`design/flow/design.v`:
```
module ntt_16point(
    input wire clk,
    input wire rst,
    input wire start,
    input wire [111:0] data_in,
    output reg done,
    output reg [6:0] result_0,
    output reg [6:0] result_1,
    output reg [6:0] result_2,
    output reg [6:0] result_3,
    output reg [6:0] result_4,
    output reg [6:0] result_5,
    output reg [6:0] result_6,
    output reg [6:0] result_7,
    output reg [6:0] result_8,
    output reg [6:0] result_9,
    output reg [6:0] result_10,
    output reg [6:0] result_11,
    output reg [6:0] result_12,
    output reg [6:0] result_13,
    output reg [6:0] result_14,
    output reg [6:0] result_15
);
    localparam Q = 97;
    wire [6:0] omega [0:15];
    wire [6:0] input_data [0:15];
    reg [6:0] data [0:15];
    reg [3:0] stage;
    reg [4:0] i;
    reg computing;
    reg [3:0] m, k, j;
    reg [6:0] t, u, tw;
    reg [4:0] twiddle_idx;
    assign omega[0] = 1;
    assign omega[1] = 27;
    assign omega[2] = 50;
    assign omega[3] = 41;
    assign omega[4] = 96;
    assign omega[5] = 70;
    assign omega[6] = 47;
    assign omega[7] = 56;
    assign omega[8] = 1;
    assign omega[9] = 27;
    assign omega[10] = 50;
    assign omega[11] = 41;
    assign omega[12] = 96;
    assign omega[13] = 70;
    assign omega[14] = 47;
    assign omega[15] = 56;
    genvar gk;
    generate
        for (gk = 0; gk < 16; gk = gk + 1) begin : g_in
            assign input_data[gk] = data_in[7*gk +: 7];
        end
    endgenerate
    function [6:0] mod_mult;
        input [6:0] a;
        input [6:0] b;
        reg [13:0] temp;
        begin
            temp = a * b;
            mod_mult = temp % Q;
        end
    endfunction
    function [6:0] mod_add;
        input [6:0] a;
        input [6:0] b;
        reg [7:0] temp;
        begin
            temp = a + b;
            if (temp >= Q)
                mod_add = temp - Q;
            else
                mod_add = temp[6:0];
        end
    endfunction
    function [6:0] mod_sub;
        input [6:0] a;
        input [6:0] b;
        reg signed [7:0] temp;
        begin
            temp = a - b;
            if (temp < 0)
                mod_sub = temp + Q;
            else
                mod_sub = temp[6:0];
        end
    endfunction
    function [3:0] bit_reverse;
        input [3:0] idx;
        begin
            bit_reverse = {idx[0], idx[1], idx[2], idx[3]};
        end
    endfunction
    always @(posedge clk) begin
        if (rst) begin
            done <= 0;
            computing <= 0;
            stage <= 0;
            i <= 0;
        end else begin
            if (start && !computing) begin
                data[0] <= input_data[bit_reverse(0)];
                data[1] <= input_data[bit_reverse(1)];
                data[2] <= input_data[bit_reverse(2)];
                data[3] <= input_data[bit_reverse(3)];
                data[4] <= input_data[bit_reverse(4)];
                data[5] <= input_data[bit_reverse(5)];
                data[6] <= input_data[bit_reverse(6)];
                data[7] <= input_data[bit_reverse(7)];
                data[8] <= input_data[bit_reverse(8)];
                data[9] <= input_data[bit_reverse(9)];
                data[10] <= input_data[bit_reverse(10)];
                data[11] <= input_data[bit_reverse(11)];
                data[12] <= input_data[bit_reverse(12)];
                data[13] <= input_data[bit_reverse(13)];
                data[14] <= input_data[bit_reverse(14)];
                data[15] <= input_data[bit_reverse(15)];
                computing <= 1;
                done <= 0;
                stage <= 0;
                i <= 0;
            end else if (computing) begin
                if (stage < 4) begin
                    if (i < 16) begin
                        m = 1 << stage;   
                        k = i >> (stage + 1);   
                        j = i & ((1 << (stage + 1)) - 1);   
                        if (j < m) begin
                            twiddle_idx = (j << (4 - stage - 1)) & 15;
                            tw = omega[twiddle_idx];
                            t = mod_mult(tw, data[i + m]);
                            u = data[i];
                            data[i] <= mod_add(u, t);
                            data[i + m] <= mod_sub(u, t);
                        end
                        i <= i + 1;
                    end else begin
                        i <= 0;
                        stage <= stage + 1;
                    end
                end else begin
                    result_0 <= data[0];
                    result_1 <= data[1];
                    result_2 <= data[2];
                    result_3 <= data[3];
                    result_4 <= data[4];
                    result_5 <= data[5];
                    result_6 <= data[6];
                    result_7 <= data[7];
                    result_8 <= data[8];
                    result_9 <= data[9];
                    result_10 <= data[10];
                    result_11 <= data[11];
                    result_12 <= data[12];
                    result_13 <= data[13];
                    result_14 <= data[14];
                    result_15 <= data[15];
                    done <= 1;
                    computing <= 0;
                end
            end
        end
    end
endmodule
```
`design/flow/config.mk`:
```
export PLATFORM = sky130hd
export DESIGN_NAME = ntt_16point
export DESIGN_NICKNAME = ntt_16point
export VERILOG_FILES = /design/flow/design.v
export SDC_FILE = /design/flow/constraint.sdc
export NUM_CORES = 4
export LEC_CHECK = 0
export CAP_MARGIN = 20
export CORE_MARGIN = 2
export CORE_UTILIZATION = 70
export CTS_CLUSTER_DIAMETER = 248
export CTS_CLUSTER_SIZE = 53
export SLEW_MARGIN = 20
```
`design/flow/run.sh`:
```
#!/bin/bash
# the make line also repeats each setting of config.mk as NAME=value (left out here)
make -C /OpenROAD-flow-scripts/flow DESIGN_CONFIG=/design/flow/config.mk WORK_HOME=/design/flow/orfs CLKGATE_MAP_FILE= finish
```
`design/flow/constraint.sdc`:
```
create_clock -name core_clock -period 3.95 [get_ports {clk}]
set_input_delay 0.7900 -clock core_clock [delete_from_list [all_inputs] [get_ports {clk}]]
set_output_delay 0.7900 -clock core_clock [all_outputs]
set_load 0.01 [all_outputs]
```
==> flow_summary.toml, run 1 <==
# physical design summary
[run_status]
status = "stopped before the end"
failed_stage = "detailed placement (3_5_place_dp)"
stop_error = "Error: detail_place.tcl, 38 bad optional access"

[yosys]
yosys.area_share.aoi = 0.167
yosys_area_um2 = 16900
syn_avg_cell_area_um2 = 10.2
yosysCellCount = 1653
leading_cell_type_by_number_of_instances_after_synthesis = "sky130_fd_sc_hd__nand2_1"
fa_ha_area_frac = 0.0837
netlist-cell-type-count = 92
synth_top_cell_by_area = "sky130_fd_sc_hd__edfxtp_1"
synth_xor_xnor_area_share = 0.0326
mappedNetlistArea_um2 = 16900
most_instantiated_flip_flop_cell_in_the_synthesis_netlist = "sky130_fd_sc_hd__edfxtp_1"
ys_sh_simple = 0.166
muxShareOfSynthArea = 0.104
synth_cells = 1653
mappedNetlistNets = 1865
synthesis.yosys.warnings = 1
synth_flop_count = 239
topCombFamilyByArea = "AND-OR/OR-AND gates"
topCellsByArea = "sky130_fd_sc_hd__edfxtp_1, sky130_fd_sc_hd__mux4_2, sky130_fd_sc_hd__nand2_1"
synth.cells.most_frequent = "sky130_fd_sc_hd__nand2_1, sky130_fd_sc_hd__edfxtp_1, sky130_fd_sc_hd__nor2_1"
flip_flops_with_a_built_in_enable = 224
synth-async-reset-ratio = 0
netlist.area_leader.share = 0.398
yosys.stat.seqShare = 0.415

[floorplan]
chipHeight_um = 159
floorplan.die_area_um2 = 25400
placement_rows = 56
initial_utilization = 0.716
die_w_um = 159
core_region_area_um2 = 23600
io_pins = 228

[place]
io_buffer_count = 227
gpl.final_weighted_congestion = 1.09
==> metrics by stage <==
stage / setup slack [ps] / TNS, ps / power [mW] / hold WS (ps) / cells
global placement: -10680 / -1180700 / 8.79 / 449 / 2608
floorplan: -11320 / -1250790 / 5.88 / 438 / 1653
==> run 2: changes to the inputs <==
- ABC_AREA: unset -> 1
- CORE_UTILIZATION: 70 -> 66
- CTS_CLUSTER_DIAMETER: 248 -> 335
- CTS_CLUSTER_SIZE: 53 -> 95
- PLACE_DENSITY: unset -> 0.37
- SETUP_SLACK_MARGIN: unset -> 3.41
- clock period: 3.95 -> 12.8 ns (I/O delays scaled with it)
==> flow_summary.toml, run 2 <==
# physical design summary
[run_status]
status = "stopped before the end"
failed_stage = "global routing (5_1_grt)"
stop_error = "[ERROR GRT-0232] Routing congestion too high. Check the congestion heatmap in the GUI."

[floorplan]
placement_rows = 58
die_w_um = 165
chipHeight_um = 165
initial_utilization = 0.676
core_region_area_um2 = 25300
io_pins = 228
floorplan.die_area_um2 = 27200

[clocking]
cts-root-to-sink-buffers = 3
cts_inserted_buffers = 6
cts_root_buf = "sky130_fd_sc_hd__clkbuf_16"
post_cts_hold_buffer_count = 0
clock_sink_count = 239
htree_num_levels = 1

[global_routing]
grt_usage = 1.02
grt-ovfl-total = 2515

[yosys]
synth_flop_count = 239
yosys_area_um2 = 17100
synth_top_cell_by_area = "sky130_fd_sc_hd__edfxtp_1"
yosys.stat.seqShare = 0.412
synthesis.yosys.warnings = 1
flip_flops_with_a_built_in_enable = 224
synth_xor_xnor_area_share = 0.0266
synth.cells.most_frequent = "sky130_fd_sc_hd__nand2_1, sky130_fd_sc_hd__inv_1, sky130_fd_sc_hd__o21ai_0"
fa_ha_area_frac = 0.0830
syn_avg_cell_area_um2 = 8.21
netlist-cell-type-count = 58
ys_sh_simple = 0.231
yosysCellCount = 2080
mappedNetlistArea_um2 = 17100
synth_cells = 2080
yosys.area_share.aoi = 0.158
topCombFamilyByArea = "simple AND/OR/NAND/NOR gates"
leading_cell_type_by_number_of_instances_after_synthesis = "sky130_fd_sc_hd__nand2_1"
topCellsByArea = "sky130_fd_sc_hd__edfxtp_1, sky130_fd_sc_hd__nand2_1, sky130_fd_sc_hd__o21ai_0"
mappedNetlistNets = 2292
synth-async-reset-ratio = 0
most_instantiated_flip_flop_cell_in_the_synthesis_netlist = "sky130_fd_sc_hd__edfxtp_1"
muxShareOfSynthArea = 0.0117
netlist.area_leader.share = 0.394

[place]
gpl.final_weighted_congestion = 1.07
estimated_wirelength_of_the_detail_placed_design_um = 48900
io_buffer_count = 227
numPlacedInstances = 2871
detailed_place.area_um2 = 22100
run 2: per-layer routing:
layer,GRT overflow,GRT usage
met4,482,1.16
met1,62,0.873
met5,6,0.502
met2,1910,1.35
met3,55,0.766
run 2: what timing repair did:
action	in CTS
gates cloned	9
gates resized	315
endpoints found under the setup margin	112
pin swaps	134
setup buffers	68
run 2: per-stage QoR:
step	total power, mW	setup TNS (ps)	worst slack, ps
2_1_floorplan	1.68	-45680	-606
3_3_place_gp	2.65	-77670	-844
3_5_place_dp	2.69	-157240	-1560
4_1_cts	3.69	-100800	-1020
==> run 3: changes to the inputs <==
- CORE_UTILIZATION: 66 -> 55
- CTS_CLUSTER_DIAMETER: 335 -> 301
- CTS_CLUSTER_SIZE: 95 -> unset
- PLACE_DENSITY: 0.37 -> unset
- PLACE_DENSITY_LB_ADDON: unset -> 0.01
- SETUP_SLACK_MARGIN: 3.41 -> unset
- clock period: 12.8 -> 11.4 ns (I/O delays scaled with it)
==> flow_summary.toml, run 3 <==
# flow metrics
[run_status]
status = "complete, but fails checks"
checkFailReasons = "setup timing"

[detailed_routing]
route.detailed.wl_per_inst_um = 22.7
dr.first_iter.drc_count = 2806
wirelength_um = 72400
routed_via_density = 6.14
num_vias = 19600
drcViolationCount = 0
router_iterations_before_antenna_repair = 6
n_antenna_cell = 0
ant_nets = 0

[critical_path]
timing.critical_path.from = "stage[0]$_SDFFE_PP0P_"
cp.buffers_inverters = 18
crit_path_start_kind = "flop"
critical_path.max_fanout = 9
worstPathRequired_ps = 11780
cpMostUsedCell = "sky130_fd_sc_hd__nand2_2"
kind_of_end_point_of_the_critical_path = "flop"
r2r.worst_path.cells = 97
worst_path_largest_cell_delay_ps = 540
setup.reg_to_reg.worst_slack_ps = -3210
critical-path-top-delay-family = "simple AND/OR/NAND/NOR gates"
data_arrival_time_of_the_critical_path_ps = 14990
crit_reg_reg_endpoint = "data[7][6]$_DFFE_PP_"
crit-reg2reg-launch = "stage[0]$_SDFFE_PP0P_"
timing.critical_path.slowest_stage_cell = "sky130_fd_sc_hd__fa_1"
cp-endpoint = "data[7][6]$_DFFE_PP_"
worstSetupPathType = "flop to flop"
worst-path-stages = 97

[clocking]
clock_sink_count = 239
worst_skew_pair.late_latency_ps = 540
post_cts_hold_buffer_count = 0
cts-root-to-sink-buffers = 3
cts_inserted_buffers = 24
htree_num_levels = 1
cts_tree = "yes"
cts.clk_slew.worst_paths_ps = 70
cts_root_buf = "sky130_fd_sc_hd__clkbuf_16"

[final_timing]
worstMarginPinSlew_ps = 1180
setup_repair_after_global_routing_missed_its_margin = "true"
fin_skew_ps = 13.9
maxSlewHeadroom = 0.214
fin_hold_ws_ps = 474
maximum_clock_frequency_mhz = 68.4
setup_ws_ps = -3210
setup-violations-final = 112
timing_hold_violations_final = 0
fin_crit_sh = 1.28
final_max_slew_viol_count = 0
timing.final.crit_period_ps = 14610

[yosys]
synth_cells = 2080
mappedNetlistArea_um2 = 17100
topCellsByArea = "sky130_fd_sc_hd__edfxtp_1, sky130_fd_sc_hd__nand2_1, sky130_fd_sc_hd__o21ai_0"
ys_sh_simple = 0.231
synth.cells.most_frequent = "sky130_fd_sc_hd__nand2_1, sky130_fd_sc_hd__inv_1, sky130_fd_sc_hd__o21ai_0"
yosysCellCount = 2080
syn_avg_cell_area_um2 = 8.21
most_instantiated_flip_flop_cell_in_the_synthesis_netlist = "sky130_fd_sc_hd__edfxtp_1"
fa_ha_area_frac = 0.0830
flip_flops_with_a_built_in_enable = 224
yosys_area_um2 = 17100
netlist.area_leader.share = 0.394
synthesis.yosys.warnings = 1
netlist-cell-type-count = 58
synth-async-reset-ratio = 0
topCombFamilyByArea = "simple AND/OR/NAND/NOR gates"
synth_xor_xnor_area_share = 0.0266
yosys.area_share.aoi = 0.158
synth_flop_count = 239
mappedNetlistNets = 2292
synth_top_cell_by_area = "sky130_fd_sc_hd__edfxtp_1"
muxShareOfSynthArea = 0.0117
leading_cell_type_by_number_of_instances_after_synthesis = "sky130_fd_sc_hd__nand2_1"
yosys.stat.seqShare = 0.412

[floorplan]
core_region_area_um2 = 30600
io_pins = 228
floorplan.die_area_um2 = 32500
initial_utilization = 0.558
chipHeight_um = 180
placement_rows = 64
die_w_um = 180

[power]
vdd.ir_drop.worst_mv = 0.343
internal-power_mw = 2.58
share_clk_of_total_power = 0.168
sequentialPower_mw = 1.01
power.static_leakage_nw = 11.6
final_power_mw = 4.83
pd_cells_nw_per_um2 = 187
pg_clk_mw = 0.810
power_top_consumer = "combinational cells"
power.sequential.fraction = 0.210
powerComb_mw = 3.01
power.share.combinational = 0.622
switching_share = 0.466
power.net_switching_mw = 2.25

[global_routing]
antenna_found_initial = 0
grt-ovfl-total = 0
global_route_wire_length_before_repair_um = 103000
via_count_of_the_first_global_routing_pass = 18700
grt_start_max_net_pins = 94
grt_usage = 0.403

[finish]
filler_cell_count = 1739
design_area_um2 = 25800
final-seq-area_um2 = 7030
combGateArea_um2 = 10100
final_net_count = 2985
areaGrowthSynthToFinish_pct = 51.0

[flow_run]
maxCapViolCount = 0
warning_count = 47

[place]
detailed_place.area_um2 = 23000
io_buffer_count = 227
gpl.final_weighted_congestion = 1.04
estimated_wirelength_of_the_detail_placed_design_um = 50200

[min_path]
hp-class = "flop to flop"
hold_path_end = "result_8[0]$_DFFE_PP_"
hold-path-cell-count = 0
hold_start = "data[8][0]$_DFFE_PP_"
==> run 3: what timing repair did <==
action	CTS	global route
setup endpoints to repair	112	112
pin swaps	100	132
buffers inserted	53	28
cloned	9	1
gates resized	193	223
==> run 3: layout make-up <==
cell class / instances / area share
multi-input combinational: 1500 / 0.390
sequential: 239 / 0.273
timing repair buffer: 719 / 0.243
inverter: 286 / 0.0433
clock buffer: 29 / 0.0249
tap: 396 / 0.0192
clock inverter: 15 / 0.00548
timing repair inverter: 3 / 0.000922
==> run 3: per-layer routing <==
metal	routed length, um	share of wire	vias up	track usage
met1	24400	0.34	8967	0.485
li1	-	-	8526	-
met2	33500	0.46	1625	0.672
met3	8980	0.12	460	0.0922
met5	0	0	-	0
met4	5560	0.077	0	0.222
==> run 3: metrics by stage <==
step / setup WS [ps] / instances / util / setup TNS [ps]
after floorplan: -2010 / 2080 / - / -202480
after global placement: -2390 / 3057 / 0.753 / -253160
after detailed placement: -2850 / 3057 / 0.753 / -305700
after CTS: -2380 / 3163 / 0.811 / -252940
after global routing: -3920 / 3187 / 0.843 / -421390
final: -3210 / 3187 / 0.843 / -340140
==> run 4: changes to the inputs <==
- ABC_AREA: 1 -> unset
- CORE_UTILIZATION: 55 -> 58
- CTS_CLUSTER_DIAMETER: 301 -> unset
- HOLD_SLACK_MARGIN: unset -> 0.26
- PLACE_DENSITY_LB_ADDON: 0.01 -> unset
- SETUP_SLACK_MARGIN: unset -> -0.71
- TNS_END_PERCENT: unset -> 75
- clock period: 11.4 -> 8.72 ns (I/O delays scaled with it)
==> flow_summary.toml, run 4 <==
# physical design summary
[yosys]
ys_sh_simple = 0.166
topCellsByArea = "sky130_fd_sc_hd__edfxtp_1, sky130_fd_sc_hd__mux4_2, sky130_fd_sc_hd__nand2_1"
netlist.area_leader.share = 0.398
most_instantiated_flip_flop_cell_in_the_synthesis_netlist = "sky130_fd_sc_hd__edfxtp_1"
flip_flops_with_a_built_in_enable = 224
mappedNetlistNets = 1865
yosys_area_um2 = 16900
topCombFamilyByArea = "AND-OR/OR-AND gates"
muxShareOfSynthArea = 0.104
synthesis.yosys.warnings = 1
synth_cells = 1653
yosys.stat.seqShare = 0.415
synth_top_cell_by_area = "sky130_fd_sc_hd__edfxtp_1"
yosysCellCount = 1653
synth_flop_count = 239
synth_xor_xnor_area_share = 0.0326
mappedNetlistArea_um2 = 16900
netlist-cell-type-count = 92
leading_cell_type_by_number_of_instances_after_synthesis = "sky130_fd_sc_hd__nand2_1"
syn_avg_cell_area_um2 = 10.2
yosys.area_share.aoi = 0.167
fa_ha_area_frac = 0.0837
synth-async-reset-ratio = 0
synth.cells.most_frequent = "sky130_fd_sc_hd__nand2_1, sky130_fd_sc_hd__edfxtp_1, sky130_fd_sc_hd__nor2_1"

[place]
gpl.final_weighted_congestion = 0.977
io_buffer_count = 227
detailed_place.area_um2 = 23100
estimated_wirelength_of_the_detail_placed_design_um = 50900
numPlacedInstances = 2622
pre_cts_slack_ps = -6800

[clocking]
cts_root_buf = "sky130_fd_sc_hd__clkbuf_16"
clock_sink_count = 239
cts_inserted_buffers = 24
htree_num_levels = 1
cts-root-to-sink-buffers = 3

[run_status]
failed_stage = "global routing (5_1_grt)"
status = "stopped before the end"
stop_error = "[ERROR GRT-0232] Routing congestion too high. Check the congestion heatmap in the GUI."

[global_routing]
grt-ovfl-total = 124
grt_usage = 0.828

[floorplan]
floorplan.die_area_um2 = 30500
initial_utilization = 0.589
die_w_um = 175
placement_rows = 62
chipHeight_um = 175
core_region_area_um2 = 28700
io_pins = 228
-- run 4: timing repair --
item                                    in CTS
hold buffers                                 0
pin swaps                                   93
endpoints found under the setup margin     112
setup buffers                               41
cloned                                       5
resized                                    188
-- run 4: per-stage QoR --
step           hold WS (ps)  power, mW
4_1_cts                 458       6.16
3_5_place_dp            443       4.16
3_3_place_gp            439       4.06
2_1_floorplan           438       2.66
-- run 4: layer usage --
layer  GRT overflow  GRT usage
met5              0      0.380
met4             73      0.863
met3              5      0.719
met2             44      0.958
met1              2      0.813
==> run 5: changes to the inputs <==
- CORE_UTILIZATION: 58 -> 69
- CTS_CLUSTER_DIAMETER: unset -> 354
- CTS_CLUSTER_SIZE: unset -> 94
- HOLD_SLACK_MARGIN: 0.26 -> unset
- PLACE_DENSITY: unset -> 0.38
- SETUP_SLACK_MARGIN: -0.71 -> unset
- TNS_END_PERCENT: 75 -> unset
- clock period: 8.72 -> 9.87 ns (I/O delays scaled with it)
==> flow_summary.toml, run 5 <==
# physical design summary
[run_status]
status = "stopped before the end"
failed_stage = "clock tree synthesis (4_1_cts)"
stop_error = "[ERROR DPL-0038] Utilization greater than 100%, impossible to legalize"

[yosys]
netlist.area_leader.share = 0.398
synth_cells = 1653
ys_sh_simple = 0.166
synth.cells.most_frequent = "sky130_fd_sc_hd__nand2_1, sky130_fd_sc_hd__edfxtp_1, sky130_fd_sc_hd__nor2_1"
muxShareOfSynthArea = 0.104
synth_xor_xnor_area_share = 0.0326
syn_avg_cell_area_um2 = 10.2
netlist-cell-type-count = 92
topCombFamilyByArea = "AND-OR/OR-AND gates"
most_instantiated_flip_flop_cell_in_the_synthesis_netlist = "sky130_fd_sc_hd__edfxtp_1"
topCellsByArea = "sky130_fd_sc_hd__edfxtp_1, sky130_fd_sc_hd__mux4_2, sky130_fd_sc_hd__nand2_1"
yosysCellCount = 1653
synth_flop_count = 239
synthesis.yosys.warnings = 1
flip_flops_with_a_built_in_enable = 224
mappedNetlistArea_um2 = 16900
mappedNetlistNets = 1865
yosys_area_um2 = 16900
synth_top_cell_by_area = "sky130_fd_sc_hd__edfxtp_1"
synth-async-reset-ratio = 0
yosys.area_share.aoi = 0.167
leading_cell_type_by_number_of_instances_after_synthesis = "sky130_fd_sc_hd__nand2_1"
yosys.stat.seqShare = 0.415
fa_ha_area_frac = 0.0837

[floorplan]
die_w_um = 161
initial_utilization = 0.700
core_region_area_um2 = 24200
floorplan.die_area_um2 = 25800
io_pins = 228
placement_rows = 57
chipHeight_um = 161

[place]
estimated_wirelength_of_the_detail_placed_design_um = 58800
gpl.final_weighted_congestion = 1.09
io_buffer_count = 227
numPlacedInstances = 2541
detailed_place.area_um2 = 22900
==> run 5: stage by stage <==
stage | hold WS [ps] | power (mW) | utilization | setup slack [ps]
2_1_floorplan | 438 | 2.36 | - | -5400
3_5_place_dp | 452 | 3.65 | 0.946 | -6260
3_3_place_gp | 442 | 3.46 | 0.946 | -4790
==> run 6: changes to the inputs <==
- ABC_AREA: unset -> 0
- CELL_PAD_IN_SITES_DETAIL_PLACEMENT: unset -> 0
- CORE_UTILIZATION: 69 -> 70
- CTS_CLUSTER_DIAMETER: 354 -> unset
- CTS_CLUSTER_SIZE: 94 -> 35
- GPL_ROUTABILITY_DRIVEN: unset -> 1
- PLACE_DENSITY: 0.38 -> 0.65
- SETUP_SLACK_MARGIN: unset -> 0.54
- SLEW_MARGIN: 20 -> 0
- clock period: 9.87 -> 15.1 ns (I/O delays scaled with it)
==> flow_summary.toml, run 6 <==
# physical design summary
[place]
io_buffer_count = 227
gpl.final_weighted_congestion = 1.08
estimated_wirelength_of_the_detail_placed_design_um = 45000
detailed_place.area_um2 = 20400

[global_routing]
grt_usage = 0.760
grt-ovfl-total = 37

[yosys]
flip_flops_with_a_built_in_enable = 224
synth-async-reset-ratio = 0
fa_ha_area_frac = 0.0837
muxShareOfSynthArea = 0.104
synth_cells = 1653
most_instantiated_flip_flop_cell_in_the_synthesis_netlist = "sky130_fd_sc_hd__edfxtp_1"
synth_top_cell_by_area = "sky130_fd_sc_hd__edfxtp_1"
yosys.area_share.aoi = 0.167
topCombFamilyByArea = "AND-OR/OR-AND gates"
synth_xor_xnor_area_share = 0.0326
ys_sh_simple = 0.166
synth_flop_count = 239
topCellsByArea = "sky130_fd_sc_hd__edfxtp_1, sky130_fd_sc_hd__mux4_2, sky130_fd_sc_hd__nand2_1"
mappedNetlistNets = 1865
yosys_area_um2 = 16900
leading_cell_type_by_number_of_instances_after_synthesis = "sky130_fd_sc_hd__nand2_1"
yosysCellCount = 1653
netlist-cell-type-count = 92
yosys.stat.seqShare = 0.415
netlist.area_leader.share = 0.398
synthesis.yosys.warnings = 1
mappedNetlistArea_um2 = 16900
synth.cells.most_frequent = "sky130_fd_sc_hd__nand2_1, sky130_fd_sc_hd__edfxtp_1, sky130_fd_sc_hd__nor2_1"
syn_avg_cell_area_um2 = 10.2

[run_status]
stop_error = "[ERROR GRT-0116] Global routing finished with congestion. Check the congestion regions in the DRC Viewer."
status = "stopped before the end"
failed_stage = "global routing (5_1_grt)"

[floorplan]
die_w_um = 159
placement_rows = 56
initial_utilization = 0.716
io_pins = 228
core_region_area_um2 = 23600
floorplan.die_area_um2 = 25400
chipHeight_um = 159

[clocking]
cts-root-to-sink-buffers = 3
cts_inserted_buffers = 25
clock_sink_count = 239
cts_root_buf = "sky130_fd_sc_hd__clkbuf_16"
htree_num_levels = 1
run 6: stage by stage:
step                      std cells  power [mW]  TNS (ps)  setup slack (ps)
after floorplan                1653        1.54     -6420              -166
after global placement         2215        2.09         0              49.0
after detailed placement       2215        2.13    -48170              -653
after CTS                      2328        3.40         0               193
run 6: metal layers:
| metal | GRT overflow | GRT usage |
|---|---|---|
| met4 | 20 | 0.749 |
| met5 | 0 | 0.265 |
| met2 | 17 | 0.933 |
| met1 | 0 | 0.767 |
| met3 | 0 | 0.598 |
run 6: what timing repair did:
action	in CTS
gates resized	247
pin swaps	104
endpoints found under the setup margin	112
hold buffers	0
buffers inserted	61
cloned	7
==> run 7: changes to the inputs <==
- CORE_UTILIZATION: 70 -> 56
- PLACE_DENSITY: 0.65 -> unset
- PLACE_DENSITY_LB_ADDON: unset -> 0.07
- SETUP_SLACK_MARGIN: 0.54 -> 4.33
==> flow_summary.toml, run 7 <==
# flow metrics
[power]
pd_cells_nw_per_um2 = 154
power.net_switching_mw = 1.63
power_top_consumer = "combinational cells"
power.sequential.fraction = 0.218
final_power_mw = 3.53
pg_clk_mw = 0.594
switching_share = 0.461
vdd.ir_drop.worst_mv = 0.200
power.static_leakage_nw = 8.76
internal-power_mw = 1.90
share_clk_of_total_power = 0.168
sequentialPower_mw = 0.769
power.share.combinational = 0.614
powerComb_mw = 2.17

[final_timing]
setup_repair_after_global_routing_missed_its_margin = "true"
final_max_slew_viol_count = 0
fin_crit_sh = 1.01
setup_ws_ps = -222
fin_hold_ws_ps = 450
timing.final.crit_period_ps = 15320
fin_skew_ps = 29.6
maxSlewHeadroom = 0.152
setup-violations-final = 94
worstMarginPinSlew_ps = 1260
maximum_clock_frequency_mhz = 65.3
timing_hold_violations_final = 0

[global_routing]
grt_start_max_net_pins = 63
grt-ovfl-total = 0
global_route_wire_length_before_repair_um = 91000
antenna_found_initial = 0
grt_usage = 0.383
via_count_of_the_first_global_routing_pass = 15400

[run_status]
checkFailReasons = "setup timing"
status = "complete, but fails checks"

[critical_path]
crit_path_start_kind = "flop"
worstPathRequired_ps = 15460
data_arrival_time_of_the_critical_path_ps = 15680
kind_of_end_point_of_the_critical_path = "flop"
critical_path.max_fanout = 8
crit_reg_reg_endpoint = "data[12][2]$_DFFE_PP_"
setup.reg_to_reg.worst_slack_ps = -220
timing.critical_path.slowest_stage_cell = "sky130_fd_sc_hd__fa_2"
cp-endpoint = "data[12][2]$_DFFE_PP_"
worstSetupPathType = "flop to flop"
worst-path-stages = 68
cp.buffers_inverters = 9
critical-path-top-delay-family = "AND-OR/OR-AND gates"
crit-reg2reg-launch = "stage[3]$_SDFFE_PP0P_"
timing.critical_path.from = "stage[3]$_SDFFE_PP0P_"
worst_path_largest_cell_delay_ps = 600
r2r.worst_path.cells = 68

[detailed_routing]
ant_nets = 0
drcViolationCount = 0
router_iterations_before_antenna_repair = 10
dr.first_iter.drc_count = 2420
num_vias = 16600
n_antenna_cell = 0
routed_via_density = 6.87
wirelength_um = 65000
route.detailed.wl_per_inst_um = 27.0

[finish]
post-route-util = 0.773
areaGrowthSynthToFinish_pct = 35.7
final_net_count = 2213

[yosys]
netlist.area_leader.share = 0.398
topCellsByArea = "sky130_fd_sc_hd__edfxtp_1, sky130_fd_sc_hd__mux4_2, sky130_fd_sc_hd__nand2_1"
yosys_area_um2 = 16900
synth_cells = 1653
synth_flop_count = 239
netlist-cell-type-count = 92
mappedNetlistArea_um2 = 16900
ys_sh_simple = 0.166
yosysCellCount = 1653
synth_xor_xnor_area_share = 0.0326
syn_avg_cell_area_um2 = 10.2
yosys.area_share.aoi = 0.167
fa_ha_area_frac = 0.0837
synth_top_cell_by_area = "sky130_fd_sc_hd__edfxtp_1"
synth.cells.most_frequent = "sky130_fd_sc_hd__nand2_1, sky130_fd_sc_hd__edfxtp_1, sky130_fd_sc_hd__nor2_1"
leading_cell_type_by_number_of_instances_after_synthesis = "sky130_fd_sc_hd__nand2_1"
topCombFamilyByArea = "AND-OR/OR-AND gates"
synthesis.yosys.warnings = 1
muxShareOfSynthArea = 0.104
yosys.stat.seqShare = 0.415
mappedNetlistNets = 1865
synth-async-reset-ratio = 0
flip_flops_with_a_built_in_enable = 224
most_instantiated_flip_flop_cell_in_the_synthesis_netlist = "sky130_fd_sc_hd__edfxtp_1"

[min_path]
hold_start = "done$_SDFFE_PP0P_"
hold_path_end = "done$_SDFFE_PP0P_"
hold-path-cell-count = 2
hp-class = "flop to flop"

[floorplan]
floorplan.die_area_um2 = 31600
chipHeight_um = 178
die_w_um = 178
placement_rows = 63
io_pins = 228
core_region_area_um2 = 29700
initial_utilization = 0.569

[clocking]
cts.clk_slew.worst_paths_ps = 60
clock_sink_count = 239
cts_inserted_buffers = 24
cts-root-to-sink-buffers = 3
cts_root_buf = "sky130_fd_sc_hd__clkbuf_16"
worst_skew_pair.late_latency_ps = 550
cts_tree = "yes"
htree_num_levels = 1
post_cts_hold_buffer_count = 0

[flow_run]
warning_count = 46
maxCapViolCount = 0

[place]
estimated_wirelength_of_the_detail_placed_design_um = 45000
pre_cts_slack_ps = -360
io_buffer_count = 227
gpl.final_weighted_congestion = 0.993
==> run 7: final cells by class <==
cell class,instances,area (um^2)
Multi-Input combinational cell,1278,10500
Sequential cell,239,7040
Fill cell,1866,6750
Timing Repair Buffer,405,3950
Clock buffer,31,657
Tap cell,390,488
Inverter,53,204
Clock inverter,13,116
==> run 7: routing by layer <==
layer	global-route usage	up-vias	part of all wire
li1	-	6930	-
met1	0.504	7774	0.33
met3	0.0786	391	0.14
met4	0.191	0	0.076
met2	0.603	1465	0.45
met5	0	-	0
==> run 7: stage by stage <==
step | cell area, um^2 | setup TNS, ps | cells
2_1_floorplan | 17400 | -6420 | 1653
3_3_place_gp | 20600 | 0 | 2299
3_5_place_dp | 20600 | -25360 | 2299
4_1_cts | 22000 | 0 | 2371
5_1_grt | 23000 | -66590 | 2409
6_report | 23000 | -9780 | 2409
==> run 7: what timing repair did <==
action	CTS	global route
gates resized	61	182
endpoints found under the setup margin	112	112
setup buffers	25	30
cloned	3	5
pin swaps	43	86
==> run 8: changes to the inputs <==
- CORE_UTILIZATION: 56 -> 69
- HOLD_SLACK_MARGIN: unset -> 0.29
- PLACE_DENSITY_LB_ADDON: 0.07 -> 0.14
==> flow_summary.toml, run 8 <==
# physical design summary
[floorplan]
placement_rows = 57
chipHeight_um = 161
core_region_area_um2 = 24200
floorplan.die_area_um2 = 25800
io_pins = 228
initial_utilization = 0.700
die_w_um = 161

[clocking]
htree_num_levels = 1
clock_sink_count = 239
cts-root-to-sink-buffers = 3
cts_inserted_buffers = 25
cts_root_buf = "sky130_fd_sc_hd__clkbuf_16"

[yosys]
yosys_area_um2 = 16900
yosysCellCount = 1653
yosys.stat.seqShare = 0.415
synthesis.yosys.warnings = 1
ys_sh_simple = 0.166
fa_ha_area_frac = 0.0837
mappedNetlistArea_um2 = 16900
muxShareOfSynthArea = 0.104
syn_avg_cell_area_um2 = 10.2
flip_flops_with_a_built_in_enable = 224
synth_top_cell_by_area = "sky130_fd_sc_hd__edfxtp_1"
synth_cells = 1653
synth_flop_count = 239
synth-async-reset-ratio = 0
topCellsByArea = "sky130_fd_sc_hd__edfxtp_1, sky130_fd_sc_hd__mux4_2, sky130_fd_sc_hd__nand2_1"
leading_cell_type_by_number_of_instances_after_synthesis = "sky130_fd_sc_hd__nand2_1"
synth.cells.most_frequent = "sky130_fd_sc_hd__nand2_1, sky130_fd_sc_hd__edfxtp_1, sky130_fd_sc_hd__nor2_1"
synth_xor_xnor_area_share = 0.0326
netlist-cell-type-count = 92
most_instantiated_flip_flop_cell_in_the_synthesis_netlist = "sky130_fd_sc_hd__edfxtp_1"
netlist.area_leader.share = 0.398
topCombFamilyByArea = "AND-OR/OR-AND gates"
mappedNetlistNets = 1865
yosys.area_share.aoi = 0.167

[run_status]
failed_stage = "global routing (5_1_grt)"
stop_error = "[ERROR GRT-0116] Global routing finished with congestion. Check the congestion regions in the DRC Viewer."
status = "stopped before the end"

[place]
io_buffer_count = 227
pre_cts_slack_ps = -496
numPlacedInstances = 2244
estimated_wirelength_of_the_detail_placed_design_um = 45700
gpl.final_weighted_congestion = 1.06

[global_routing]
grt_usage = 0.843
grt-ovfl-total = 188
-- run 8: per-stage QoR --
step	area, um^2	setup TNS [ps]
after CTS	23500	-310
after floorplan	17400	-6420
after global placement	20700	0
after detailed placement	20700	-42910
-- run 8: metal layers --
metal  GRT usage  GRT overflow
met2       0.977            76
met5       0.314             2
met1       0.829             0
met3       0.716             3
met4       0.907           107
-- run 8: repair_timing --
action,in CTS
pin swaps,119
hold buffers,0
setup buffers,100
endpoints found under the setup margin,112
gates resized,280
gates cloned,8
==> run 9: changes to the inputs <==
- ABC_AREA: 0 -> 1
- CAP_MARGIN: 20 -> 40
- CORE_UTILIZATION: 69 -> 72
- CTS_CLUSTER_DIAMETER: unset -> 267
- CTS_CLUSTER_SIZE: 35 -> 15
- HOLD_SLACK_MARGIN: 0.29 -> 0.3
- PLACE_DENSITY_LB_ADDON: 0.14 -> 0.01
- SETUP_SLACK_MARGIN: 4.33 -> 2.87
- TNS_END_PERCENT: unset -> 80
- clock period: 15.1 -> 10.1 ns (I/O delays scaled with it)
==> flow_summary.toml, run 9 <==
# physical design summary
[run_status]
status = "stopped before the end"
failed_stage = "detailed placement (3_5_place_dp)"
stop_error = "[ERROR DPL-0033] detailed placement checks failed during check placement."

[yosys]
synth_cells = 2080
synthesis.yosys.warnings = 1
muxShareOfSynthArea = 0.0117
topCombFamilyByArea = "simple AND/OR/NAND/NOR gates"
synth-async-reset-ratio = 0
netlist-cell-type-count = 58
mappedNetlistArea_um2 = 17100
netlist.area_leader.share = 0.394
flip_flops_with_a_built_in_enable = 224
ys_sh_simple = 0.231
yosys.stat.seqShare = 0.412
yosys.area_share.aoi = 0.158
synth_top_cell_by_area = "sky130_fd_sc_hd__edfxtp_1"
synth_flop_count = 239
most_instantiated_flip_flop_cell_in_the_synthesis_netlist = "sky130_fd_sc_hd__edfxtp_1"
topCellsByArea = "sky130_fd_sc_hd__edfxtp_1, sky130_fd_sc_hd__nand2_1, sky130_fd_sc_hd__o21ai_0"
synth.cells.most_frequent = "sky130_fd_sc_hd__nand2_1, sky130_fd_sc_hd__inv_1, sky130_fd_sc_hd__o21ai_0"
synth_xor_xnor_area_share = 0.0266
fa_ha_area_frac = 0.0830
yosys_area_um2 = 17100
syn_avg_cell_area_um2 = 8.21
mappedNetlistNets = 2292
leading_cell_type_by_number_of_instances_after_synthesis = "sky130_fd_sc_hd__nand2_1"
yosysCellCount = 2080

[floorplan]
core_region_area_um2 = 23400
placement_rows = 56
chipHeight_um = 158
io_pins = 228
initial_utilization = 0.729
floorplan.die_area_um2 = 25000
die_w_um = 158

[place]
gpl.final_weighted_congestion = 1.15
io_buffer_count = 227
run 9: per-stage QoR:
step | instances | hold WS (ps) | setup TNS (ps)
floorplan | 2080 | 426 | -348080
global placement | 2980 | 444 | -368960
==> run 10: changes to the inputs <==
- ABC_AREA: 1 -> 0
- CAP_MARGIN: 40 -> 20
- CELL_PAD_IN_SITES_DETAIL_PLACEMENT: 0 -> 1
- CELL_PAD_IN_SITES_GLOBAL_PLACEMENT: unset -> 2
- CORE_ASPECT_RATIO: unset -> 0.78
- CORE_MARGIN: 2 -> 5
- CORE_UTILIZATION: 72 -> 29
- CTS_CLUSTER_DIAMETER: 267 -> unset
- CTS_CLUSTER_SIZE: 15 -> 35
- GPL_TIMING_DRIVEN: unset -> 0
- HOLD_SLACK_MARGIN: 0.3 -> 0.08
- PLACE_DENSITY_LB_ADDON: 0.01 -> 0.07
- SETUP_SLACK_MARGIN: 2.87 -> 4.63
- TNS_END_PERCENT: 80 -> 5
- clock period: 10.1 -> 22.4 ns (I/O delays scaled with it)
==> flow_summary.toml, run 10 <==
# flow metrics
[power]
final_power_mw = 2.27
power.sequential.fraction = 0.228
pg_clk_mw = 0.494
pd_cells_nw_per_um2 = 101
internal-power_mw = 1.18
switching_share = 0.481
power.share.combinational = 0.555
share_clk_of_total_power = 0.217
power_top_consumer = "combinational cells"
vdd.ir_drop.worst_mv = 0.132
power.static_leakage_nw = 8.36
powerComb_mw = 1.26
sequentialPower_mw = 0.520
power.net_switching_mw = 1.09

[critical_path]
cp-endpoint = "data[14][4]$_DFFE_PP_"
crit_path_start_kind = "flop"
cp.buffers_inverters = 11
timing.critical_path.slowest_stage_cell = "sky130_fd_sc_hd__fa_1"
critical-path-top-delay-family = "AND-OR/OR-AND gates"
crit-reg2reg-launch = "stage[2]$_SDFFE_PP0P_"
critical_path.max_fanout = 10
worst-path-stages = 73
worst_path_largest_cell_delay_ps = 550
kind_of_end_point_of_the_critical_path = "flop"
timing.critical_path.from = "stage[2]$_SDFFE_PP0P_"
r2r.worst_path.cells = 73
data_arrival_time_of_the_critical_path_ps = 17370
worstSetupPathType = "flop to flop"
crit_reg_reg_endpoint = "data[14][4]$_DFFE_PP_"
worstPathRequired_ps = 22690
setup.reg_to_reg.worst_slack_ps = 5330

[global_routing]
global_route_wire_length_before_repair_um = 108000
via_count_of_the_first_global_routing_pass = 15200
grt_start_max_net_pins = 34
grt_usage = 0.231
antenna_found_initial = 6
grt-ovfl-total = 0

[final_timing]
fin_skew_ps = 16.4
setup-violations-final = 0
fin_crit_sh = 0.762
fin_hold_ws_ps = 454
maxSlewHeadroom = 0.188
maximum_clock_frequency_mhz = 58.6
timing.final.crit_period_ps = 17070
setup_repair_after_global_routing_missed_its_margin = "false"
tns_ps = 0
final_max_slew_viol_count = 0
timing_hold_violations_final = 0
worstMarginPinSlew_ps = 1220

[min_path]
hold-path-cell-count = 2
hold_start = "done$_SDFFE_PP0P_"
hp-class = "flop to flop"
hold_path_end = "done$_SDFFE_PP0P_"

[clocking]
worst_skew_pair.late_latency_ps = 570
htree_num_levels = 1
cts_tree = "yes"
cts-root-to-sink-buffers = 3
cts_inserted_buffers = 27
post_cts_hold_buffer_count = 0
cts.clk_slew.worst_paths_ps = 60
clock_sink_count = 239
cts_root_buf = "sky130_fd_sc_hd__clkbuf_16"

[finish]
layout.cells.non_filler = 2758
final_net_count = 2189
post-route-util = 0.389
combGateArea_um2 = 10100
filler_cell_count = 6449
final-seq-area_um2 = 7030
areaGrowthSynthToFinish_pct = 33.4

[yosys]
syn_avg_cell_area_um2 = 10.2
synth_xor_xnor_area_share = 0.0326
flip_flops_with_a_built_in_enable = 224
ys_sh_simple = 0.166
yosys.stat.seqShare = 0.415
synth-async-reset-ratio = 0
synth_cells = 1653
mappedNetlistArea_um2 = 16900
yosys_area_um2 = 16900
synth_top_cell_by_area = "sky130_fd_sc_hd__edfxtp_1"
muxShareOfSynthArea = 0.104
fa_ha_area_frac = 0.0837
most_instantiated_flip_flop_cell_in_the_synthesis_netlist = "sky130_fd_sc_hd__edfxtp_1"
synth.cells.most_frequent = "sky130_fd_sc_hd__nand2_1, sky130_fd_sc_hd__edfxtp_1, sky130_fd_sc_hd__nor2_1"
synthesis.yosys.warnings = 1
leading_cell_type_by_number_of_instances_after_synthesis = "sky130_fd_sc_hd__nand2_1"
topCellsByArea = "sky130_fd_sc_hd__edfxtp_1, sky130_fd_sc_hd__mux4_2, sky130_fd_sc_hd__nand2_1"
netlist.area_leader.share = 0.398
netlist-cell-type-count = 92
synth_flop_count = 239
mappedNetlistNets = 1865
yosysCellCount = 1653
topCombFamilyByArea = "AND-OR/OR-AND gates"
yosys.area_share.aoi = 0.167

[detailed_routing]
wirelength_um = 76700
num_vias = 15400
drcViolationCount = 0
routed_via_density = 5.58
ant_nets = 0
route.detailed.wl_per_inst_um = 27.8
router_iterations_before_antenna_repair = 5
dr.first_iter.drc_count = 1521

[place]
gpl.final_weighted_congestion = 0.892
numPlacedInstances = 2659
estimated_wirelength_of_the_detail_placed_design_um = 60600
io_buffer_count = 227

[flow_run]
maxCapViolCount = 0
warning_count = 43

[floorplan]
io_pins = 228
placement_rows = 78
floorplan.die_area_um2 = 63300
core_region_area_um2 = 58000
die_w_um = 283
chipHeight_um = 223
initial_utilization = 0.292

[run_status]
status = "complete, no violations"
==> run 10: what timing repair did <==
action / 4_1_cts / 5_1_grt
pin swaps: 16 / 24
endpoints found under the setup margin: 112 / 112
resized: 109 / 83
setup buffers: 19 / 29
==> run 10: cell type report <==
type                    count  area share
diodes                      1    0.000111
plain buffers              83      0.0200
clock buffers              28      0.0301
clock inverters            21      0.0120
inverters                  53     0.00898
multi-input cells        1278       0.448
flip-flops and latches    239       0.311
well taps                 760      0.0421
repair buffers            295       0.127
==> run 10: per-stage QoR <==
step | instance area [um^2] | setup WS [ps]
2_1_floorplan | 16900 | 5720
6_report | 22600 | 5330
3_3_place_gp | 20100 | -285
5_1_grt | 22600 | 4530
4_1_cts | 22000 | 4700
3_5_place_dp | 20400 | 409
==> run 10: metal layers <==
metal	part of all wire	global-route usage	wire length [um]	up-vias
li1	-	-	-	6874
met1	0.48	0.355	36500	7864
met3	0.086	0.0562	6620	97
met2	0.41	0.330	31800	550
met4	0.023	0.0460	1740	0
met5	0	0	0	-
==> run 11: changes to the inputs <==
- ABC_AREA: 0 -> unset
- CELL_PAD_IN_SITES_DETAIL_PLACEMENT: 1 -> unset
- CELL_PAD_IN_SITES_GLOBAL_PLACEMENT: 2 -> unset
- CORE_ASPECT_RATIO: 0.78 -> unset
- CORE_MARGIN: 5 -> 2
- CORE_UTILIZATION: 29 -> 58
- CTS_CLUSTER_SIZE: 35 -> 58
- GPL_ROUTABILITY_DRIVEN: 1 -> unset
- GPL_TIMING_DRIVEN: 0 -> unset
- HOLD_SLACK_MARGIN: 0.08 -> unset
- PLACE_DENSITY_LB_ADDON: 0.07 -> unset
- SETUP_SLACK_MARGIN: 4.63 -> 2.37
- SLEW_MARGIN: 0 -> 20
- clock period: 22.4 -> 8.72 ns (I/O delays scaled with it)
==> flow_summary.toml, run 11 <==
# flow metrics
[finish]
filler_cell_count = 1302
post-route-util = 0.866
layout.cells.non_filler = 2711
areaGrowthSynthToFinish_pct = 47.0
final_net_count = 2515

[critical_path]
worst_path_largest_cell_delay_ps = 570
crit-reg2reg-launch = "stage[3]$_SDFFE_PP0P_"
crit_reg_reg_endpoint = "data[2][6]$_DFFE_PP_"
cpMostUsedCell = "sky130_fd_sc_hd__fa_1"
data_arrival_time_of_the_critical_path_ps = 16080
timing.critical_path.from = "stage[3]$_SDFFE_PP0P_"
critical_path.max_fanout = 16
kind_of_end_point_of_the_critical_path = "flop"
critical-path-top-delay-family = "AND-OR/OR-AND gates"
timing.critical_path.slowest_stage_cell = "sky130_fd_sc_hd__fa_2"
r2r.worst_path.cells = 67
worstPathRequired_ps = 8980
setup.reg_to_reg.worst_slack_ps = -7100
cp.buffers_inverters = 7
worst-path-stages = 67
worstSetupPathType = "flop to flop"
crit_path_start_kind = "flop"
cp-endpoint = "data[2][6]$_DFFE_PP_"

[power]
internal-power_mw = 3.28
share_clk_of_total_power = 0.200
pd_cells_nw_per_um2 = 240
vdd.ir_drop.worst_mv = 0.513
switching_share = 0.452
pg_clk_mw = 1.19
powerComb_mw = 3.46
power.share.combinational = 0.579
power.net_switching_mw = 2.70
sequentialPower_mw = 1.32
power.static_leakage_nw = 10.1
power_top_consumer = "combinational cells"
power.sequential.fraction = 0.222

[yosys]
topCombFamilyByArea = "AND-OR/OR-AND gates"
mappedNetlistNets = 1865
netlist.area_leader.share = 0.398
synth-async-reset-ratio = 0
synth.cells.most_frequent = "sky130_fd_sc_hd__nand2_1, sky130_fd_sc_hd__edfxtp_1, sky130_fd_sc_hd__nor2_1"
topCellsByArea = "sky130_fd_sc_hd__edfxtp_1, sky130_fd_sc_hd__mux4_2, sky130_fd_sc_hd__nand2_1"
fa_ha_area_frac = 0.0837
synth_top_cell_by_area = "sky130_fd_sc_hd__edfxtp_1"
most_instantiated_flip_flop_cell_in_the_synthesis_netlist = "sky130_fd_sc_hd__edfxtp_1"
netlist-cell-type-count = 92
mappedNetlistArea_um2 = 16900
synthesis.yosys.warnings = 1
yosys.stat.seqShare = 0.415
synth_flop_count = 239
flip_flops_with_a_built_in_enable = 224
muxShareOfSynthArea = 0.104
leading_cell_type_by_number_of_instances_after_synthesis = "sky130_fd_sc_hd__nand2_1"
synth_xor_xnor_area_share = 0.0326
synth_cells = 1653
ys_sh_simple = 0.166
yosys.area_share.aoi = 0.167
syn_avg_cell_area_um2 = 10.2
yosysCellCount = 1653
yosys_area_um2 = 16900

[detailed_routing]
drcViolationCount = 0
route.detailed.wl_per_inst_um = 28.8
num_vias = 19400
dr.first_iter.drc_count = 3627
routed_via_density = 7.15
ant_nets = 0
router_iterations_before_antenna_repair = 19
wirelength_um = 78200

[global_routing]
grt.met1_usage = 0.541
grt_use_met3 = 0.186
antenna_found_initial = 7
grt_start_max_net_pins = 53
gr-max-usage-layer = "met2"
grt_use_met2 = 0.732
grt-ovfl-total = 0
via_count_of_the_first_global_routing_pass = 18700
global_route_wire_length_before_repair_um = 110000
grt_usage = 0.478

[final_timing]
maxSlewHeadroom = 0.331
fin_skew_ps = 23.0
setup_ws_ps = -7100
setup-violations-final = 112
maximum_clock_frequency_mhz = 63.2
timing.final.crit_period_ps = 15820
worstMarginPinSlew_ps = 1000
fin_hold_ws_ps = 462
timing_hold_violations_final = 0
fin_crit_sh = 1.81
setup_repair_after_global_routing_missed_its_margin = "true"
final_max_slew_viol_count = 0
tns_ps = -765560

[floorplan]
chipHeight_um = 175
floorplan.die_area_um2 = 30500
placement_rows = 62
die_w_um = 175
initial_utilization = 0.589
io_pins = 228
core_region_area_um2 = 28700

[flow_run]
warning_count = 48
maxCapViolCount = 0

[place]
io_buffer_count = 227
estimated_wirelength_of_the_detail_placed_design_um = 49900
gpl.final_weighted_congestion = 1.04
numPlacedInstances = 2623

[clocking]
post_cts_hold_buffer_count = 0
cts_root_buf = "sky130_fd_sc_hd__clkbuf_16"
htree_num_levels = 1
worst_skew_pair.late_latency_ps = 570
cts_inserted_buffers = 26
clock_sink_count = 239
cts_tree = "yes"
cts.clk_slew.worst_paths_ps = 70
cts-root-to-sink-buffers = 3

[min_path]
hold-path-cell-count = 2
hold_start = "done$_SDFFE_PP0P_"
hp-class = "flop to flop"
hold_path_end = "done$_SDFFE_PP0P_"

[run_status]
checkFailReasons = "setup timing"
status = "complete, but fails checks"
[run 11: layout make-up]
cell class | instances | area [um^2] | area share
Antenna cell | 4 | 10.0 | 0.000403
Sequential cell | 239 | 7030 | 0.283
Inverter | 53 | 203 | 0.00815
Clock buffer | 29 | 662 | 0.0266
Clock inverter | 19 | 215 | 0.00866
Timing Repair Buffer | 705 | 6090 | 0.245
Tap cell | 384 | 480 | 0.0193
Multi-Input combinational cell | 1278 | 10200 | 0.409
[run 11: metal layers]
layer  routed length [um]  share of wire  vias to the layer above
li1                     -              -                     7528
met1                23400           0.30                     8778
met2                33100           0.42                     2225
met3                12600           0.16                      836
met4                 8940           0.11                       14
met5                  179         0.0023                        -
[run 11: metrics by stage]
step	total power [mW]	setup WS (ps)	area, um^2
CTS	5.43	-6390	24400
finish	5.97	-7100	24900
detailed placement	4.11	-6530	23100
global route	5.88	-7440	24900
floorplan	2.59	-6550	17300
global placement	4.05	-6150	23100
[run 11: what timing repair did]
| item | CTS | global route |
|---|---|---|
| setup buffers | 14 | 19 |
| setup endpoints to repair | 112 | 112 |
| pin swaps | 50 | 42 |
| cloned | 2 | 1 |
| gates resized | 81 | 58 |
==> run 12: changes to the inputs <==
- ABC_AREA: unset -> 1
- CELL_PAD_IN_SITES_DETAIL_PLACEMENT: unset -> 0
- CORE_UTILIZATION: 58 -> 72
- CTS_CLUSTER_DIAMETER: unset -> 346
- CTS_CLUSTER_SIZE: 58 -> 15
- GPL_ROUTABILITY_DRIVEN: unset -> 1
- HOLD_SLACK_MARGIN: unset -> 0.3
- PLACE_DENSITY_LB_ADDON: unset -> 0.07
- SETUP_SLACK_MARGIN: 2.37 -> -0.74
- SLEW_MARGIN: 20 -> 0
- TNS_END_PERCENT: 5 -> unset
- clock period: 8.72 -> 10.1 ns (I/O delays scaled with it)
==> flow_summary.toml, run 12 <==
# physical design summary
[yosys]
synthesis.yosys.warnings = 1
flip_flops_with_a_built_in_enable = 224
synth_cells = 2080
yosysCellCount = 2080
synth_xor_xnor_area_share = 0.0266
yosys_area_um2 = 17100
topCellsByArea = "sky130_fd_sc_hd__edfxtp_1, sky130_fd_sc_hd__nand2_1, sky130_fd_sc_hd__o21ai_0"
fa_ha_area_frac = 0.0830
ys_sh_simple = 0.231
synth.cells.most_frequent = "sky130_fd_sc_hd__nand2_1, sky130_fd_sc_hd__inv_1, sky130_fd_sc_hd__o21ai_0"
topCombFamilyByArea = "simple AND/OR/NAND/NOR gates"
synth-async-reset-ratio = 0
yosys.stat.seqShare = 0.412
syn_avg_cell_area_um2 = 8.21
leading_cell_type_by_number_of_instances_after_synthesis = "sky130_fd_sc_hd__nand2_1"
most_instantiated_flip_flop_cell_in_the_synthesis_netlist = "sky130_fd_sc_hd__edfxtp_1"
synth_flop_count = 239
yosys.area_share.aoi = 0.158
mappedNetlistNets = 2292
mappedNetlistArea_um2 = 17100
netlist-cell-type-count = 58
synth_top_cell_by_area = "sky130_fd_sc_hd__edfxtp_1"
muxShareOfSynthArea = 0.0117
netlist.area_leader.share = 0.394

[floorplan]
placement_rows = 56
die_w_um = 158
floorplan.die_area_um2 = 25000
core_region_area_um2 = 23400
chipHeight_um = 158
io_pins = 228
initial_utilization = 0.729

[place]
gpl.final_weighted_congestion = 1.19
io_buffer_count = 227

[run_status]
stop_error = "[ERROR DPL-0033] detailed placement checks failed during check placement."
status = "stopped before the end"
failed_stage = "detailed placement (3_5_place_dp)"
run 12: stage by stage:
| step | TNS (ps) | setup WS, ps | instances | power (mW) | hold WS, ps |
|---|---|---|---|---|---|
| global placement | -365110 | -3350 | 2984 | 3.40 | 474 |
| floorplan | -348080 | -3310 | 2080 | 2.13 | 426 |
==> run 13: changes to the inputs <==
- ABC_AREA: 1 -> unset
- CELL_PAD_IN_SITES_DETAIL_PLACEMENT: 0 -> unset
- CORE_UTILIZATION: 72 -> 59
- CTS_CLUSTER_DIAMETER: 346 -> unset
- CTS_CLUSTER_SIZE: 15 -> unset
- GPL_ROUTABILITY_DRIVEN: 1 -> unset
- HOLD_SLACK_MARGIN: 0.3 -> unset
- PLACE_DENSITY_LB_ADDON: 0.07 -> unset
- SETUP_SLACK_MARGIN: -0.74 -> 2.13
- SLEW_MARGIN: 0 -> 20
- clock period: 10.1 -> 8.72 ns (I/O delays scaled with it)
==> flow_summary.toml, run 13 <==
# physical design summary
[run_status]
status = "stopped before the end"
failed_stage = "global routing (5_1_grt)"
stop_error = "[ERROR GRT-0116] Global routing finished with congestion. Check the congestion regions in the DRC Viewer."

[yosys]
yosys.stat.seqShare = 0.415
yosys.area_share.aoi = 0.167
fa_ha_area_frac = 0.0837
synth_xor_xnor_area_share = 0.0326
topCombFamilyByArea = "AND-OR/OR-AND gates"
flip_flops_with_a_built_in_enable = 224
yosys_area_um2 = 16900
mappedNetlistArea_um2 = 16900
mappedNetlistNets = 1865
netlist.area_leader.share = 0.398
yosysCellCount = 1653
synth_flop_count = 239
synth-async-reset-ratio = 0
muxShareOfSynthArea = 0.104
leading_cell_type_by_number_of_instances_after_synthesis = "sky130_fd_sc_hd__nand2_1"
synthesis.yosys.warnings = 1
ys_sh_simple = 0.166
synth_top_cell_by_area = "sky130_fd_sc_hd__edfxtp_1"
syn_avg_cell_area_um2 = 10.2
topCellsByArea = "sky130_fd_sc_hd__edfxtp_1, sky130_fd_sc_hd__mux4_2, sky130_fd_sc_hd__nand2_1"
synth_cells = 1653
synth.cells.most_frequent = "sky130_fd_sc_hd__nand2_1, sky130_fd_sc_hd__edfxtp_1, sky130_fd_sc_hd__nor2_1"
netlist-cell-type-count = 92
most_instantiated_flip_flop_cell_in_the_synthesis_netlist = "sky130_fd_sc_hd__edfxtp_1"

[clocking]
clock_sink_count = 239
post_cts_hold_buffer_count = 0
cts-root-to-sink-buffers = 3
cts_inserted_buffers = 24
htree_num_levels = 1
cts_root_buf = "sky130_fd_sc_hd__clkbuf_16"

[floorplan]
die_w_um = 173
io_pins = 228
floorplan.die_area_um2 = 30000
core_region_area_um2 = 28000
initial_utilization = 0.604
placement_rows = 61
chipHeight_um = 173

[place]
gpl.final_weighted_congestion = 1.02
detailed_place.area_um2 = 23300
estimated_wirelength_of_the_detail_placed_design_um = 51100
io_buffer_count = 227
numPlacedInstances = 2628

[global_routing]
grt-ovfl-total = 27
grt_usage = 0.735
[run 13: what timing repair did]
action	4_1_cts
endpoints found under the setup margin	112
gates cloned	3
pin swaps	70
setup buffers	60
gates resized	179
[run 13: per-stage QoR]
step,setup slack (ps),hold WS (ps)
after global placement,-6230,443
after detailed placement,-6560,441
after floorplan,-6550,438
after CTS,-6270,471
[run 13: per-layer routing]
metal	GRT overflow	track usage
met1	0	0.723
met2	14	0.914
met3	0	0.572
met4	13	0.734
met5	0	0.353
==> run 14: changes to the inputs <==
- CORE_UTILIZATION: 59 -> 66
- SETUP_SLACK_MARGIN: 2.13 -> unset
- clock period: 8.72 -> 13.0 ns (I/O delays scaled with it)
==> flow_summary.toml, run 14 <==
# physical design summary
[run_status]
status = "stopped before the end"
failed_stage = "clock tree synthesis (4_1_cts)"
stop_error = "[ERROR DPL-0033] detailed placement checks failed during check placement."

[yosys]
topCombFamilyByArea = "AND-OR/OR-AND gates"
flip_flops_with_a_built_in_enable = 224
syn_avg_cell_area_um2 = 10.2
mappedNetlistArea_um2 = 16900
most_instantiated_flip_flop_cell_in_the_synthesis_netlist = "sky130_fd_sc_hd__edfxtp_1"
yosysCellCount = 1653
synth_flop_count = 239
mappedNetlistNets = 1865
muxShareOfSynthArea = 0.104
yosys.stat.seqShare = 0.415
ys_sh_simple = 0.166
leading_cell_type_by_number_of_instances_after_synthesis = "sky130_fd_sc_hd__nand2_1"
netlist.area_leader.share = 0.398
topCellsByArea = "sky130_fd_sc_hd__edfxtp_1, sky130_fd_sc_hd__mux4_2, sky130_fd_sc_hd__nand2_1"
synth_xor_xnor_area_share = 0.0326
netlist-cell-type-count = 92
yosys_area_um2 = 16900
synth_top_cell_by_area = "sky130_fd_sc_hd__edfxtp_1"
synth_cells = 1653
yosys.area_share.aoi = 0.167
synth-async-reset-ratio = 0
fa_ha_area_frac = 0.0837
synthesis.yosys.warnings = 1
synth.cells.most_frequent = "sky130_fd_sc_hd__nand2_1, sky130_fd_sc_hd__edfxtp_1, sky130_fd_sc_hd__nor2_1"

[place]
numPlacedInstances = 2558
estimated_wirelength_of_the_detail_placed_design_um = 55400
gpl.final_weighted_congestion = 1.06
io_buffer_count = 227
pre_cts_slack_ps = -2570

[floorplan]
io_pins = 228
core_region_area_um2 = 25200
floorplan.die_area_um2 = 26900
placement_rows = 58
die_w_um = 164
chipHeight_um = 164
initial_utilization = 0.672
run 14: per-stage QoR:
step                cell area [um^2]  hold slack [ps]
detailed placement             22900              452
global placement               22900              445
floorplan                      17400              438
==> run 15: changes to the inputs <==
- ABC_AREA: unset -> 1
- CAP_MARGIN: 20 -> 40
- CELL_PAD_IN_SITES_DETAIL_PLACEMENT: unset -> 1
- CORE_UTILIZATION: 66 -> 40
- GPL_ROUTABILITY_DRIVEN: unset -> 0
- MAX_ROUTING_LAYER: unset -> met4
- SLEW_MARGIN: 20 -> 35
- clock period: 13.0 -> 16.0 ns (I/O delays scaled with it)
==> flow_summary.toml, run 15 <==
# flow metrics
[yosys]
netlist-cell-type-count = 58
flip_flops_with_a_built_in_enable = 224
netlist.area_leader.share = 0.394
synth.cells.most_frequent = "sky130_fd_sc_hd__nand2_1, sky130_fd_sc_hd__inv_1, sky130_fd_sc_hd__o21ai_0"
ys_sh_simple = 0.231
synth-async-reset-ratio = 0
topCellsByArea = "sky130_fd_sc_hd__edfxtp_1, sky130_fd_sc_hd__nand2_1, sky130_fd_sc_hd__o21ai_0"
mappedNetlistArea_um2 = 17100
most_instantiated_flip_flop_cell_in_the_synthesis_netlist = "sky130_fd_sc_hd__edfxtp_1"
yosys.area_share.aoi = 0.158
synth_cells = 2080
mappedNetlistNets = 2292
synthesis.yosys.warnings = 1
yosys_area_um2 = 17100
leading_cell_type_by_number_of_instances_after_synthesis = "sky130_fd_sc_hd__nand2_1"
synth_top_cell_by_area = "sky130_fd_sc_hd__edfxtp_1"
syn_avg_cell_area_um2 = 8.21
muxShareOfSynthArea = 0.0117
fa_ha_area_frac = 0.0830
yosys.stat.seqShare = 0.412
synth_flop_count = 239
synth_xor_xnor_area_share = 0.0266
yosysCellCount = 2080
topCombFamilyByArea = "simple AND/OR/NAND/NOR gates"

[final_timing]
setup_ws_ps = 655
fin_crit_sh = 0.959
timing.final.crit_period_ps = 15340
final_max_slew_viol_count = 0
timing_hold_violations_final = 0
fin_skew_ps = 17.5
maxSlewHeadroom = 0.507
maximum_clock_frequency_mhz = 65.2
setup-violations-final = 0
worstMarginPinSlew_ps = 736

[clocking]
cts_inserted_buffers = 24
clock_sink_count = 239
cts_tree = "yes"
cts-root-to-sink-buffers = 3
cts_root_buf = "sky130_fd_sc_hd__clkbuf_16"
cts.clk_slew.worst_paths_ps = 60
htree_num_levels = 1
worst_skew_pair.late_latency_ps = 540
post_cts_hold_buffer_count = 0

[global_routing]
grt_usage = 0.304
grt_start_max_net_pins = 94
antenna_found_initial = 2
via_count_of_the_first_global_routing_pass = 17500
grt-ovfl-total = 0
global_route_wire_length_before_repair_um = 100000

[critical_path]
cp.buffers_inverters = 14
cp-endpoint = "data[2][1]$_DFFE_PP_"
r2r.worst_path.cells = 91
kind_of_end_point_of_the_critical_path = "flop"
worst_path_largest_cell_delay_ps = 570
setup.reg_to_reg.worst_slack_ps = 660
crit_reg_reg_endpoint = "data[2][1]$_DFFE_PP_"
crit-reg2reg-launch = "stage[2]$_SDFFE_PP0P_"
critical-path-top-delay-family = "simple AND/OR/NAND/NOR gates"
timing.critical_path.slowest_stage_cell = "sky130_fd_sc_hd__fa_1"
worst-path-stages = 91
worstPathRequired_ps = 16260
data_arrival_time_of_the_critical_path_ps = 15600
crit_path_start_kind = "flop"
timing.critical_path.from = "stage[2]$_SDFFE_PP0P_"
worstSetupPathType = "flop to flop"
critical_path.max_fanout = 8

[detailed_routing]
drcViolationCount = 0
num_vias = 17200
routed_via_density = 5.87
dr.first_iter.drc_count = 1814
wirelength_um = 68500
router_iterations_before_antenna_repair = 5
ant_nets = 0
route.detailed.wl_per_inst_um = 23.4

[flow_run]
warning_count = 44
maxCapViolCount = 0

[power]
internal-power_mw = 1.48
pd_cells_nw_per_um2 = 131
power.sequential.fraction = 0.256
power.static_leakage_nw = 9.38
powerComb_mw = 1.54
power.share.combinational = 0.540
pg_clk_mw = 0.584
share_clk_of_total_power = 0.205
vdd.ir_drop.worst_mv = 0.180
power_top_consumer = "combinational cells"
switching_share = 0.481
power.net_switching_mw = 1.37
final_power_mw = 2.85
sequentialPower_mw = 0.728

[place]
estimated_wirelength_of_the_detail_placed_design_um = 52000
pre_cts_slack_ps = -780
detailed_place.area_um2 = 20200
io_buffer_count = 227

[min_path]
hold-path-cell-count = 0
hold_path_end = "result_12[5]$_DFFE_PP_"
hold_start = "data[12][5]$_DFFE_PP_"
hp-class = "flop to flop"

[floorplan]
floorplan.die_area_um2 = 44300
chipHeight_um = 211
io_pins = 228
initial_utilization = 0.406
placement_rows = 75
die_w_um = 211
core_region_area_um2 = 42000

[run_status]
status = "complete, no violations"

[finish]
areaGrowthSynthToFinish_pct = 27.3
final_net_count = 2574
filler_cell_count = 4997
design_area_um2 = 21700
[run 15: area by class of cell]
cell class                 count  area, um^2  area share
sequential                   239        7030       0.324
inverter                     286        1090      0.0503
clock inverter                13         148     0.00679
clock buffer                  31         648      0.0298
timing repair buffer         310        3020       0.139
antenna                        2        5.00    0.000230
multi-input combinational   1501        9110       0.419
tap                          539         674      0.0310
[run 15: timing repair]
action / CTS / global route
hold endpoints to repair: 0 / 0
setup endpoints to repair: 107 / 112
setup buffers: 5 / 31
resized: 16 / 82
pin swaps: 1 / 21
gates cloned: 0 / 6
[run 15: per-stage QoR]
| step | instances | utilization | setup TNS (ps) | hold WS [ps] |
|---|---|---|---|---|
| final | 2921 | 0.517 | 0 | 457 |
| after global routing | 2921 | 0.517 | -14480 | 458 |
| after CTS | 2882 | 0.502 | -12.8 | 456 |
| after detailed placement | 2833 | 0.481 | -38260 | 439 |
| after global placement | 2827 | 0.478 | 0 | 443 |
| after floorplan | 2080 | - | 0 | 426 |
[run 15: routing by layer]
metal  global-route usage  part of all wire
met5                    -                 0
met4                0.155             0.061
met3               0.0434             0.085
met2                0.513              0.48
met1                0.353              0.37
Power is estimated from default activity; no workload was simulated.
